// cpu
module cpu (
    input  clk,
    input  rst_n,
    input  [31:0] instr,
    input  [31:0] ram_data2,
    input  [10:0] start_pc,
    input  [3:0]  reg_addr,   
    output logic         waiting,
    output logic         ram_w_en1,
    output logic         ram_w_en2,
    output logic [10:0]  ram_addr2,
    output logic [31:0]  ram_in2,
    output logic [31:0]  status_out,
    output logic [31:0]  datapath_out,
    output logic [10:0]  pc_out,
    output logic [31:0]  reg_output
);
    logic [31:0] instr_reg;
    logic [3:0]  cond;            
    logic [6:0]  opcode;          
    logic        en_status_decode;  
    logic [3:0]  rn, rd, rs, rm;  
    logic [1:0]  shift_op;        
    logic [4:0]  imm5;            
    logic [11:0] imm12;           
    logic [23:0] imm24;           
    logic        P, U, W;         
    logic [3:0] rt;
    assign rt = rd;
    logic [31:0] status_out_dp;
    logic [31:0] datapath_out_dp;
    logic [31:0] str_data_dp;
    logic [10:0] pc_out_dp;
    logic [31:0] reg_output_dp;
    logic        waiting_ctrl;
    logic        w_en1, w_en2, w_en_ldr, sel_load_LR;
  ...
For scale: roughly 4500 cells after synthesis, ~590 flip-flops.
export LEC_CHECK = 0
export CAP_MARGIN = 15
export CORE_MARGIN = 2
export CORE_UTILIZATION = 58
export SETUP_SLACK_MARGIN = 1.03
export SLEW_MARGIN = 20
export TNS_END_PERCENT = 5
create_clock -name core_clock -period 7.66 [get_ports {clk}]
run.sh (not shown) runs the stock make flow with config.mk's settings and CLKGATE_MAP_FILE=.
The first run ran to the end with violations: setup timing.
Then changed:
Settings changed: CORE_UTILIZATION 58 to 68, CTS_CLUSTER_DIAMETER set to 362, CTS_CLUSTER_SIZE set to 61, MAX_ROUTING_LAYER set to met4, SETUP_SLACK_MARGIN 1.03 to -0.73.
Clock period 7.66 ns to 7.72 ns, I/O delays scaled along.
What happened: The new run aborted during 5_1_grt. Synthesized area is unchanged. Die area decreases by 15%. Synthesized cell count does not change.
Then changed:
Settings changed: CAP_MARGIN 15 to 20, CORE_UTILIZATION 68 to 57, CTS_CLUSTER_DIAMETER 362 to not set, CTS_CLUSTER_SIZE 61 to not set, MAX_ROUTING_LAYER met4 to not set, SETUP_SLACK_MARGIN -0.73 to 1.63, TNS_END_PERCENT 5 to not set.
Clock period 7.72 ns to 6.75 ns, I/O delays scaled along.
Result:
- With this change the flow reached the layout checks and failed them: setup timing
- synthesized area stays the same
- die area grows by about a fifth
- synthesized cell count stays the same
Then changed:
Settings changed: CAP_MARGIN 20 to 40, CORE_UTILIZATION 57 to 44, SETUP_SLACK_MARGIN 1.63 to not set.
Clock period 6.75 ns to 7.02 ns, I/O delays scaled along.
Result: The new run reached the layout checks and failed them: setup timing; combinational power increases by a few percent; setup slack gains 180 ps; design area increases by a few percent; clock skew decreases by 29 ps; global-route usage decreases by 8.5 points; synthesized cell count stays the same; non-clock buffer count increases by 205; cell count increases by a little under a tenth; core utilization decreases by 15 points.

Setup of v21:
cpu again, from the RTL that the note above started with.
==> flow/config.mk <==
export PLATFORM = sky130hd
export DESIGN_NAME = cpu
export DESIGN_NICKNAME = cpu
export VERILOG_FILES = /design/flow/design.v
export SDC_FILE = /design/flow/constraint.sdc
export NUM_CORES = 4
export LEC_CHECK = 0
export CAP_MARGIN = 40
export CORE_MARGIN = 2
export CORE_UTILIZATION = 67
export CTS_CLUSTER_DIAMETER = 356
export CTS_CLUSTER_SIZE = 98
export PLACE_DENSITY = 0.41
export SLEW_MARGIN = 20
export TNS_END_PERCENT = 5
==> flow/constraint.sdc <==
create_clock -name core_clock -period 6.59 [get_ports {clk}]
set_input_delay 1.3180 -clock core_clock [delete_from_list [all_inputs] [get_ports {clk}]]
set_output_delay 1.3180 -clock core_clock [all_outputs]
set_load 0.01 [all_outputs]
v21 got as far as global routing, where a tool error ended the run.
Modified inputs, v54 compared to v21
- clearing PLACE_DENSITY, which used to be 0.41
- swapping 98 for 33 in CTS_CLUSTER_SIZE
- swapping 67 for 72 in CORE_UTILIZATION
- clearing TNS_END_PERCENT, which used to be 5
- clearing CTS_CLUSTER_DIAMETER, which used to be 356
- putting SETUP_SLACK_MARGIN at 2.31 where nothing was set
- swapping 6.59 for 7.78 in the clock period (ns, I/O delays scaled along)
v54: it failed during global routing, and the tool reported GRT-0116. Post-CTS repair timing setup buffer count for v54 is higher than for v21. Comparing v21 against v54, there is no change at all in clock tree buffer depth. v54 ends up with a floorplan die width that is 3.5% lower than in v21. Minimum setup slack after placement was higher in v54 than in v21. In v54 the row count turned out 4 lower than in v21. Looking at number of instances resized during post-cts repair, v54 sits about 150% higher than v21 does. Floorplan-stage core utilization (v54 over v21): increase, 5.5 points. As far as yosys stat chip area is concerned, v21 and v54 perform about the same. v54 has die area below what v21 had. Relative to v21, the vertical die size measured on v54 has decreased by a few percent. The synthesized cell area was comparable across v54 and v21.
### v54 -> v30
- CORE_UTILIZATION: 72 -> 43
- CTS_CLUSTER_SIZE: 33 -> unset
- SETUP_SLACK_MARGIN: 2.31 -> unset
- the clock period (ns, I/O delays scaled along): 7.78 -> 11.9
--- outcome ---
- Having completed the whole flow, v30 delivered a layout that passed the timing, DRC and antenna checks.
- Looking at minimum setup slack after placement, v30 sits 1710 ps higher than v54 does.
- Comparing v30 against v54, there is no change at all in number of distinct standard cells referenced by the synthesized netlist.
- Going from v54 to v30, post-detailed-placement half-perimeter wirelength shrank by a few percent.
- Count of clock tree sinks: v54 vs v30 identical
- Diff v54 -> v30 | overall chip area | up by more than half
- On number of placement rows: between v54 and v30, it ends up lower for v54.
- v30 vs v54 — count of cells resized by post-cts repair dropped 601.

job 3639:
Starting RTL as in the previous note.
Settings: LEC_CHECK=0, CAP_MARGIN=15, CORE_MARGIN=2, CORE_UTILIZATION=69, CTS_CLUSTER_SIZE=36, GPL_ROUTABILITY_DRIVEN=1, MAX_ROUTING_LAYER=met4, PLACE_DENSITY=0.64, SLEW_MARGIN=20, TNS_END_PERCENT=10; clock period 8.28 ns.
Tool error GRT-0116 stopped job 3639 during global routing; no final results.
diff inputs: job 3639 => job 6201
# job 3639
export LEC_CHECK = 0
export CAP_MARGIN = 15
export CORE_MARGIN = 2
export CORE_UTILIZATION = 69
export CTS_CLUSTER_SIZE = 36
export GPL_ROUTABILITY_DRIVEN = 1
export MAX_ROUTING_LAYER = met4
export PLACE_DENSITY = 0.64
export SLEW_MARGIN = 20
export TNS_END_PERCENT = 10
create_clock -name core_clock -period 8.28 [get_ports {clk}]
# job 6201
export LEC_CHECK = 0
export CAP_MARGIN = 40
export CORE_MARGIN = 2
export CORE_UTILIZATION = 43
export SLEW_MARGIN = 20
create_clock -name core_clock -period 6.59 [get_ports {clk}]
==> comparison <==
Summary: with job 3639 as the reference, final weighted congestion in routability-driven placement in job 6201 moved down by a little under 10%.
Of job 6201 and job 3639, it is job 6201 that has the higher row count.
[flow] job 6201 | stages: complete | final checks: fail | reason: negative setup slack
Higher post-DP HPWL was reported by job 6201, not job 3639.
Synthesized cell count came out exactly the same in job 3639 and job 6201.
Compared with job 3639, die size in job 6201 increased by more than half.
Relative to job 6201, the following input files were edited for job 4966:
# job 6201
export LEC_CHECK = 0
export CAP_MARGIN = 40
export CORE_MARGIN = 2
export CORE_UTILIZATION = 43
export SLEW_MARGIN = 20
create_clock -name core_clock -period 6.59 [get_ports {clk}]
# job 4966
export LEC_CHECK = 0
export CAP_MARGIN = 15
export CORE_MARGIN = 2
export CORE_UTILIZATION = 58
export CTS_CLUSTER_SIZE = 38
export GPL_ROUTABILITY_DRIVEN = 1
export MAX_ROUTING_LAYER = met5
export PLACE_DENSITY = 0.64
export SETUP_SLACK_MARGIN = 1.73
export SLEW_MARGIN = 20
export TNS_END_PERCENT = 10
create_clock -name core_clock -period 6.59 [get_ports {clk}]
### Flow results
Job 4966 drops more vias than job 6201. Job 4966: complete, dirty (negative setup slack). Job 6201 → job 4966: global-route usage over all layers now sits higher, fraction of the core area covered by cells at the end of the flow now sits higher, maximum frequency from static timing analysis now sits higher. Logic depth of the worst setup path including buffers in job 4966 is 14% above job 6201. Per the comparison of job 4966 with job 6201, number of placement rows fell by 17; setup slack increased by 0.087 ns relative to the old numbers; number of search-and-repair iterations in the first detailed-routing pass shows an increase of 1; total die size fell by 29000 µm². Compared with job 6201, final cell count without fillers in job 4966 decreased by a little under 10%.
--- input diff job 4966..job 7530 ---
# job 4966
export LEC_CHECK = 0
export CAP_MARGIN = 15
export CORE_MARGIN = 2
export CORE_UTILIZATION = 58
export CTS_CLUSTER_SIZE = 38
export GPL_ROUTABILITY_DRIVEN = 1
export MAX_ROUTING_LAYER = met5
export PLACE_DENSITY = 0.64
export SETUP_SLACK_MARGIN = 1.73
export SLEW_MARGIN = 20
export TNS_END_PERCENT = 10
create_clock -name core_clock -period 6.59 [get_ports {clk}]
# job 7530
export LEC_CHECK = 0
export CAP_MARGIN = 40
export CORE_MARGIN = 2
export CORE_UTILIZATION = 67
export CTS_CLUSTER_DIAMETER = 356
export CTS_CLUSTER_SIZE = 98
export PLACE_DENSITY = 0.38
export SLEW_MARGIN = 20
export TNS_END_PERCENT = 5
create_clock -name core_clock -period 6.59 [get_ports {clk}]
Findings:
- Tool error GRT-0228 stopped job 7530 during global routing; no final results.
- Comparing job 7530 against job 4966, there is no change at all in fraction of registers with async set or reset after synthesis.
- As of job 7530, number of buffers inserted to repair setup after CTS had fallen by more than half compared to job 4966.
- Of job 4966 and job 7530, job 7530 shows the lower die size, with job 4966 above it.
- Job 7530 -> job 4966: synthesized cell count flat
- Number of synthesized flops with an enable pin essentially unchanged between job 7530 and job 4966.
- Detailed placer's ending HPWL (job 7530 / job 4966): 1.08
- Job 7530: floorplan core density 8.9 points above job 4966
## Diff of input files: job 8760 against job 7530
# job 7530
export LEC_CHECK = 0
export CAP_MARGIN = 40
export CORE_MARGIN = 2
export CORE_UTILIZATION = 67
export CTS_CLUSTER_DIAMETER = 356
export CTS_CLUSTER_SIZE = 98
export PLACE_DENSITY = 0.38
export SLEW_MARGIN = 20
export TNS_END_PERCENT = 5
create_clock -name core_clock -period 6.59 [get_ports {clk}]
# job 8760
export LEC_CHECK = 0
export CAP_MARGIN = 40
export CORE_MARGIN = 2
export CORE_UTILIZATION = 72
export CTS_CLUSTER_DIAMETER = 342
export CTS_CLUSTER_SIZE = 99
export PLACE_DENSITY = 0.38
export SETUP_SLACK_MARGIN = -0.47
export SLEW_MARGIN = 20
create_clock -name core_clock -period 7.58 [get_ports {clk}]
## What came out
Job 8760: GRT-0116 in global routing -> run aborted
NOTE: HPWL reported at the end of detailed placement in job 8760 falls short of that of job 7530
Job 7530 → job 8760: simple-gate share of the synthesized area essentially unchanged; cell area after synthesis has remained practically unchanged; hold buffer count at cts closely matched the old numbers; placeable core area dropped about 8%; height of the die now smaller.
Relative to job 8760, the following input files were edited for job 2577:
# job 8760
export LEC_CHECK = 0
export CAP_MARGIN = 40
export CORE_MARGIN = 2
export CORE_UTILIZATION = 72
export CTS_CLUSTER_DIAMETER = 342
export CTS_CLUSTER_SIZE = 99
export PLACE_DENSITY = 0.38
export SETUP_SLACK_MARGIN = -0.47
export SLEW_MARGIN = 20
create_clock -name core_clock -period 7.58 [get_ports {clk}]
# job 2577
export LEC_CHECK = 0
export CAP_MARGIN = 40
export CORE_MARGIN = 2
export CORE_UTILIZATION = 58
export SLEW_MARGIN = 20
export TNS_END_PERCENT = 5
create_clock -name core_clock -period 9.5 [get_ports {clk}]
Results
Across job 8760 and job 2577, a clean result was obtained everywhere but in job 8760. global routing: job 8760 exited with error. Compared with job 8760, job 2577 shows a area of the chip that is about 24% higher. Job 2577 vs job 8760, number of setup buffers added after CTS went down by 18. Initial core utilization in job 2577 is 14 points lower than in job 8760. Job 2577: number of instances in the placed design is about 6% lower than what job 8760 reported. In terms of number of standard cells reported by yosys, job 2577 and job 8760 differ only marginally. Job 2577 vs job 8760, area of the placeable core went up by about 25%. Measured against job 8760, the global placement routability congestion of job 2577 comes out at 0.885 times the reference value. Job 2577 vs job 8760: number of resized instances in the post-cts repair step down by more than half. Summary of job 2577 over job 8760: synthesized cell count neither gained nor lost much; overall die height picked up an extra 11%.

## P
Starting RTL as in the previous note.
// cpu
module cpu (
    input  clk,
    input  rst_n,
    input  [31:0] instr,
    input  [31:0] ram_data2,
    input  [10:0] start_pc,
    input  [3:0]  reg_addr,   
    output logic         waiting,
    output logic         ram_w_en1,
    output logic         ram_w_en2,
    output logic [10:0]  ram_addr2,
    output logic [31:0]  ram_in2,
    output logic [31:0]  status_out,
    output logic [31:0]  datapath_out,
    output logic [10:0]  pc_out,
    output logic [31:0]  reg_output
);
export LEC_CHECK = 0
export ABC_AREA = 1
export CAP_MARGIN = 40
export CELL_PAD_IN_SITES_DETAIL_PLACEMENT = 0
export CORE_ASPECT_RATIO = 1.09
export CORE_MARGIN = 2
export CORE_UTILIZATION = 52
export GPL_TIMING_DRIVEN = 0
export MAX_ROUTING_LAYER = met5
export MIN_ROUTING_LAYER = met2
export PLACE_DENSITY_LB_ADDON = 0.11
export SLEW_MARGIN = 20
export TNS_END_PERCENT = 80
create_clock -name core_clock -period 14.0 [get_ports {clk}]
Tool error GRT-0116 stopped P during 5_1_grt; no final results.
Changes in Q relative to P:
Settings: GPL_ROUTABILITY_DRIVEN: unset -> 1; CELL_PAD_IN_SITES_DETAIL_PLACEMENT: 0 -> unset; MIN_ROUTING_LAYER: met2 -> unset; CORE_ASPECT_RATIO: 1.09 -> unset; PLACE_DENSITY: unset -> 0.64; CAP_MARGIN: 40 -> 30; CORE_UTILIZATION: 52 -> 57; PLACE_DENSITY_LB_ADDON: 0.11 -> unset; TNS_END_PERCENT: 80 -> 10; GPL_TIMING_DRIVEN: 0 -> unset; ABC_AREA: 1 -> unset; the clock period (ns, I/O delays scaled along): 14.0 -> 5.09.
Findings:
| placed wire-length estimate after detailed placement | Q vs P | better |
[compare] base=P new=Q: summed standard-cell area reported by yosys now smaller, post-synthesis cell count from yosys fell by 2782.
Ran to the end and failed final checks on setup timing: Q.
--- input diff Q..R ---
Settings: CTS_CLUSTER_SIZE: unset -> 36; CAP_MARGIN: 30 -> 15; CORE_UTILIZATION: 57 -> 68; MAX_ROUTING_LAYER: met5 -> met4; the clock period (ns, I/O delays scaled along): 5.09 -> 8.28.
### Flow results
- Stage in which a tool error killed R: 5_1_grt.
- Relative to Q, horizontal die dimension decreased by about 8% in R.
- R vs. Q: area of the die down 16%; detailed placer's ending HPWL up about 4%.
Here is what was changed in the inputs of S compared with R.
Settings: clearing PLACE_DENSITY, which used to be 0.64; putting SETUP_SLACK_MARGIN at 1.93 where nothing was set; putting CTS_CLUSTER_DIAMETER at 29 where nothing was set; swapping 36 for 35 in CTS_CLUSTER_SIZE; clearing GPL_ROUTABILITY_DRIVEN, which used to be 1; clearing TNS_END_PERCENT, which used to be 10; swapping 8.28 for 7.72 in the clock period (ns, I/O delays scaled along).
==> results <==
The runs compared here, S and R, all ended either early or with open violations. S never completed; the flow aborted with a tool error in 5_1_grt. R did not finish; the tool stopped in 5_1_grt with error GRT-0232. S against R: cell area after placement rose by 1100 um2, placed instance count went up by 101, mean area per synthesized cell about even, async set or reset register ratio after synthesis barely changed, die area ~0 delta.
diff inputs: S => T
Settings: SETUP_SLACK_MARGIN: 1.93 -> 2.24; CTS_CLUSTER_SIZE: 35 -> unset; TNS_END_PERCENT: unset -> 5; CTS_CLUSTER_DIAMETER: 29 -> unset; CORE_UTILIZATION: 68 -> 66; the clock period (ns, I/O delays scaled along): 7.72 -> 7.66.
Findings:
FAIL S @ 5_1_grt: tool exited with error
T did not finish; the tool stopped in 5_1_grt with error GRT-0116.
S → T: mean area per synthesized cell barely changed, weighted congestion reported at the end of routability-driven placement climbed 0.95%, initial core utilization dropped 1.6 points, die size climbed 2200 um2.

Starting RTL as in the previous note.
clock: 12.0 ns
lec_check: 0
cap_margin: 20
core_aspect_ratio: 0.52
core_margin: 2
core_utilization: 67
cts_cluster_size: 17
gpl_routability_driven: 0
gpl_timing_driven: 0
min_routing_layer: met2
place_density_lb_addon: 0.26
setup_slack_margin: 1.77
slew_margin: 20
The baseline did not get past 5_1_grt.
Then changed:
- CELL_PAD_IN_SITES_DETAIL_PLACEMENT: not set -> 1
- CORE_MARGIN: 2 -> 3
- CTS_CLUSTER_DIAMETER: not set -> 328
- GPL_ROUTABILITY_DRIVEN: 0 -> 1
- MAX_ROUTING_LAYER: not set -> met4
- SLEW_MARGIN: 20 -> 10
- TNS_END_PERCENT: not set -> 90
- clock period: 12.0 -> 7.01 ns (I/O delays scaled with it)
Result:
- With this change the flow stopped in 3_5_place_dp on DPL-0033
- synthesized area is unchanged
- die size grows slightly
- synthesized cell count is unchanged
Then changed:
- CAP_MARGIN: 20 -> 15
- CELL_PAD_IN_SITES_DETAIL_PLACEMENT: 1 -> not set
- CORE_ASPECT_RATIO: 0.52 -> not set
- CORE_MARGIN: 3 -> 2
- CORE_UTILIZATION: 67 -> 66
- CTS_CLUSTER_DIAMETER: 328 -> not set
- CTS_CLUSTER_SIZE: 17 -> 53
- GPL_TIMING_DRIVEN: 0 -> not set
- MIN_ROUTING_LAYER: met2 -> not set
- PLACE_DENSITY: not set -> 0.64
- PLACE_DENSITY_LB_ADDON: 0.26 -> not set
- SETUP_SLACK_MARGIN: 1.77 -> not set
- SLEW_MARGIN: 10 -> 20
- TNS_END_PERCENT: 90 -> 10
- clock period: 7.01 -> 8.28 ns (I/O delays scaled with it)
The changed run ended with an error in 5_1_grt; die size stays flat; synthesized area does not change; synthesized cell count does not change.
Then changed:
- CAP_MARGIN: 15 -> 40
- CORE_UTILIZATION: 66 -> 65
- CTS_CLUSTER_SIZE: 53 -> not set
- GPL_ROUTABILITY_DRIVEN: 1 -> not set
- PLACE_DENSITY: 0.64 -> not set
- TNS_END_PERCENT: 10 -> 5
- clock period: 8.28 -> 7.78 ns (I/O delays scaled with it)
Outcome:
- The changed run died in 5_1_grt
- synthesized cell count is unchanged
- area after synthesis stays the same
- die area increases by about 1.5%
No activity file was given, so power comes from the tool's default toggle rates.
